==> inputs of job 9051 <==
==> flow/design.v (excerpt) <==
module QAM(clk, rst, en, Din, IFout);
input clk, rst, en;
input Din;
output reg signed [17:0] IFout;
wire [1:0] spc_out;
wire [1:0] sm_i;
wire [1:0] sm_q;
wire [1:0] lf_i;
wire [1:0] lf_q;
wire [1:0] usi_i;
wire [1:0] usi_q;
wire signed [17:0] srrc_i;
wire signed [17:0] srrc_q;
wire en0;
wire en1;
wire en2;
wire en3;
reg sm_ctrl;
reg [3:0] usi_ctrl;
reg [1:0] mix_cnt;
reg sync_i0, sync_i1, sync_q0, sync_q1;
reg ce2;
always @(posedge clk or posedge rst) begin
	if (rst) begin
	    ce2 <= 1'd0;
	end
	else begin
		ce2 <= ~ce2;
	end
end
assign en0 = en & ce2;
always @(posedge clk or posedge rst) begin
	if (rst) begin
	    sync_i0 <= 1'd0;
	    sync_q0 <= 1'd0; 
	end
	else begin
		sync_i0 <= sm_i[1];
		sync_q0 <= sm_q[1];
	end
end
always @(posedge clk or posedge rst) begin
	if (rst) begin
	    sync_i1 <= 1'd0;
	    sync_q1 <= 1'd0;
	end
	else begin
		sync_i1 <= sync_i0;
		sync_q1 <= sync_q0;
	end
end
always @(posedge clk or posedge rst) begin
	if (rst) begin
	    sm_ctrl <= 1'd0;
	end
	else if (ce2) begin
		sm_ctrl <= ~sm_ctrl;
	end
end
assign en1 = (sm_ctrl & ce2) ? 1'd1 : 1'd0;
always @(posedge clk or posedge rst) begin
	if (rst) begin
	    usi_ctrl <= 1'd0;
	end
	else if(en) begin
		if(usi_ctrl == 4'd8) usi_ctrl <= usi_ctrl;
		else usi_ctrl <= usi_ctrl + 4'd1;
	end
end
assign en2 = (usi_ctrl == 4'd8) ? 1'd1 : 1'd0;
assign en3 = 1'd1;
assign lf_i = {sync_i1, 1'd1};
assign lf_q = {sync_q1, 1'd1};
SPC u_SPC(.clk(clk),
	      .rst(rst),
	      .en(en0),
	      .Din(Din),
	      .OUT(spc_out)
	      );
SM u_SM(.clk(clk),
	    .rst(rst),
	    .en(en1),
	    .Din(spc_out),
	    .I(sm_i),
	    .Q(sm_q)
	    );
USI u_USI_i(.clk(clk),
	        .rst(rst),
	        .en(en2),
	        .lf_in(lf_i),
	        .hf_out(usi_i)
	        );
  ...
clock: 2.94 ns
lec_check: 0
cap_margin: 5
cell_pad_in_sites_detail_placement: 0
core_aspect_ratio: 0.89
core_margin: 2
core_utilization: 72
min_routing_layer: met1
setup_slack_margin: -0.3
slew_margin: 20
run.sh (not shown) runs the stock make flow with config.mk's settings and CLKGATE_MAP_FILE=.
==> inputs of job 7355, as changes to job 9051 <==
--- a/flow/config.mk
+++ b/flow/config.mk
@@ -11,5 +11,7 @@
 export CORE_MARGIN = 2
-export CORE_UTILIZATION = 72
+export CORE_UTILIZATION = 71
+export CTS_CLUSTER_SIZE = 27
 export MIN_ROUTING_LAYER = met1
-export SETUP_SLACK_MARGIN = -0.3
+export PLACE_DENSITY = 0.38
+export SETUP_SLACK_MARGIN = 0.37
 export SLEW_MARGIN = 20
==> flow/constraint.sdc (replaced) <==
create_clock -name core_clock -period 1.6 [get_ports {clk}]
set_input_delay 0.3200 -clock core_clock [delete_from_list [all_inputs] [get_ports {clk}]]
set_output_delay 0.3200 -clock core_clock [all_outputs]
set_load 0.01 [all_outputs]
==> inputs of job 469, as changes to job 9051 <==
==> flow/config.mk (replaced) <==
export PLATFORM = sky130hd
export DESIGN_NAME = QAM
export DESIGN_NICKNAME = QAM
export VERILOG_FILES = /design/flow/design.v
export SDC_FILE = /design/flow/constraint.sdc
export NUM_CORES = 4
export LEC_CHECK = 0
export CAP_MARGIN = 20
export CORE_MARGIN = 2
export CORE_UTILIZATION = 66
export SLEW_MARGIN = 20
==> flow/constraint.sdc (replaced) <==
create_clock -name core_clock -period 3.34 [get_ports {clk}]
set_input_delay 0.6680 -clock core_clock [delete_from_list [all_inputs] [get_ports {clk}]]
set_output_delay 0.6680 -clock core_clock [all_outputs]
set_load 0.01 [all_outputs]
==> comparison table <==
quantity	job 7355	job 9051	job 469
Result of the run	stopped before the end	stopped before the end	complete, but fails checks
Last stage reached	clock tree synthesis (4_1_cts)	global routing (5_1_grt)	-
Reasons for failing layout checks	-	-	setup timing
Share of the synthesized area in the top cell type	40.1%	40.1%	40.1%
Most used DFF post-synth	sky130_fd_sc_hd__dfrtp_1	sky130_fd_sc_hd__dfrtp_1	sky130_fd_sc_hd__dfrtp_1
Synth Area in Simple Gates	11.0%	11.0%	11.0%
Number of CTS-inserted buffers	-	118	130
Placement-stage cell area	90,700 sq um	86,200 sq um	82,600 sq um
Maximum level of the CTS H-tree	-	3	4
Overall chip area	104,000 sq um	103,000 sq um	112,000 sq um
CTS Root Buffer Type	-	sky130_fd_sc_hd__clkbuf_16	sky130_fd_sc_hd__clkbuf_16
Number of cells upsized or downsized after cts	-	389	687
Clk sink count	-	1,157	1,157
Setup bufs post-CTS	-	100	218
Number of buffers inserted for hold repair after clock tree synthesis	-	0	0
Chip Width	342 um	340 um	335 um
Core Area	101,000 sq um	99,300 sq um	109,000 sq um
Maximum clock insertion buffer count	-	3	3
Fp util	71.5%	72.7%	66.4%
Post-Synthesis Cell Area	72,100 sq um	72,100 sq um	72,100 sq um
Core Rows	110	109	121
Overall die height	305 um	303 um	335 um
Total instance count after detailed placement	10,400	9,791	9,371
Placed wire-length estimate after detailed placement	147 mm	131 mm	119 mm
Placer's final routability congestion estimate	0.906	0.899	0.887
Worst slack, placed	-2370 ps	-1010 ps	-555 ps

==> run K <==
Starting RTL as in the previous note.
Settings: LEC_CHECK=0, CAP_MARGIN=15, CORE_ASPECT_RATIO=0.98, CORE_MARGIN=6, CORE_UTILIZATION=15, GPL_ROUTABILITY_DRIVEN=0, GPL_TIMING_DRIVEN=0, MAX_ROUTING_LAYER=met5, MIN_ROUTING_LAYER=met2, SLEW_MARGIN=5, TNS_END_PERCENT=15; clock period 5.58 ns.
==> run F (differences from run K) <==
Settings changed: CAP_MARGIN 15 to 20, CORE_ASPECT_RATIO 0.98 to not set, CORE_MARGIN 6 to 2, CORE_UTILIZATION 15 to 40, GPL_ROUTABILITY_DRIVEN 0 to not set, GPL_TIMING_DRIVEN 0 to not set, MAX_ROUTING_LAYER met5 to not set, MIN_ROUTING_LAYER met2 to not set, SETUP_SLACK_MARGIN set to 1.19, SLEW_MARGIN 5 to 20, TNS_END_PERCENT 15 to not set.
==> flow/constraint.sdc (replaced) <==
create_clock -name core_clock -period 4.66 [get_ports {clk}]
set_input_delay 0.9320 -clock core_clock [delete_from_list [all_inputs] [get_ports {clk}]]
set_output_delay 0.9320 -clock core_clock [all_outputs]
set_load 0.01 [all_outputs]
==> run Y (differences from run K) <==
Settings changed: CAP_MARGIN 15 to 20, CORE_ASPECT_RATIO 0.98 to not set, CORE_MARGIN 6 to 2, CORE_UTILIZATION 15 to 72, CTS_CLUSTER_SIZE set to 14, GPL_ROUTABILITY_DRIVEN 0 to not set, GPL_TIMING_DRIVEN 0 to not set, MAX_ROUTING_LAYER met5 to not set, MIN_ROUTING_LAYER met2 to not set, PLACE_DENSITY_LB_ADDON set to 0.25, SLEW_MARGIN 5 to 20, TNS_END_PERCENT 15 to not set.
==> flow/constraint.sdc (replaced) <==
create_clock -name core_clock -period 3.37 [get_ports {clk}]
set_input_delay 0.6740 -clock core_clock [delete_from_list [all_inputs] [get_ports {clk}]]
set_output_delay 0.6740 -clock core_clock [all_outputs]
set_load 0.01 [all_outputs]
==> run R (differences from run K) <==
Settings changed: CAP_MARGIN 15 to 20, CORE_ASPECT_RATIO 0.98 to not set, CORE_MARGIN 6 to 2, CORE_UTILIZATION 15 to 64, CTS_CLUSTER_DIAMETER set to 29, GPL_ROUTABILITY_DRIVEN 0 to not set, GPL_TIMING_DRIVEN 0 to not set, MAX_ROUTING_LAYER met5 to not set, MIN_ROUTING_LAYER met2 to not set, SLEW_MARGIN 5 to 20, TNS_END_PERCENT 15 to 5.
==> flow/constraint.sdc (replaced) <==
create_clock -name core_clock -period 2.97 [get_ports {clk}]
set_input_delay 0.5940 -clock core_clock [delete_from_list [all_inputs] [get_ports {clk}]]
set_output_delay 0.5940 -clock core_clock [all_outputs]
set_load 0.01 [all_outputs]
==> qor summary <==
metric	run K	run Y	run F	run R
Status	timing/DRC/antenna clean	did not finish	timing/DRC/antenna clean	complete, but fails checks
Failing step	-	global routing (5_1_grt)	-	-
Reasons for failing layout checks	-	-	-	negative setup slack
Final antenna diode count	24	-	0	0
Path category of the worst min-delay check	reg -> reg	-	reg -> reg	reg -> reg
Number of I/O port buffers	20	21	21	21
Number of warnings in the stage logs	57	-	63	63
Die width	713 µm	321 µm	429 µm	340 µm
Worst Setup Start Kind	register	-	register	register
Clock-cell share of area	0.0524	-	0.0506	0.0988
Final non-filler cell total	13600	-	10000	10600
Worst setup slack for register-to-register paths	0.23 ns	-	0.96 ns	-0.78 ns
CP max stage delay	0.46 ns	-	0.44 ns	0.46 ns
Classification of the worst setup path	reg -> reg	-	reg -> reg	reg -> reg
Site Rows	251	116	155	123
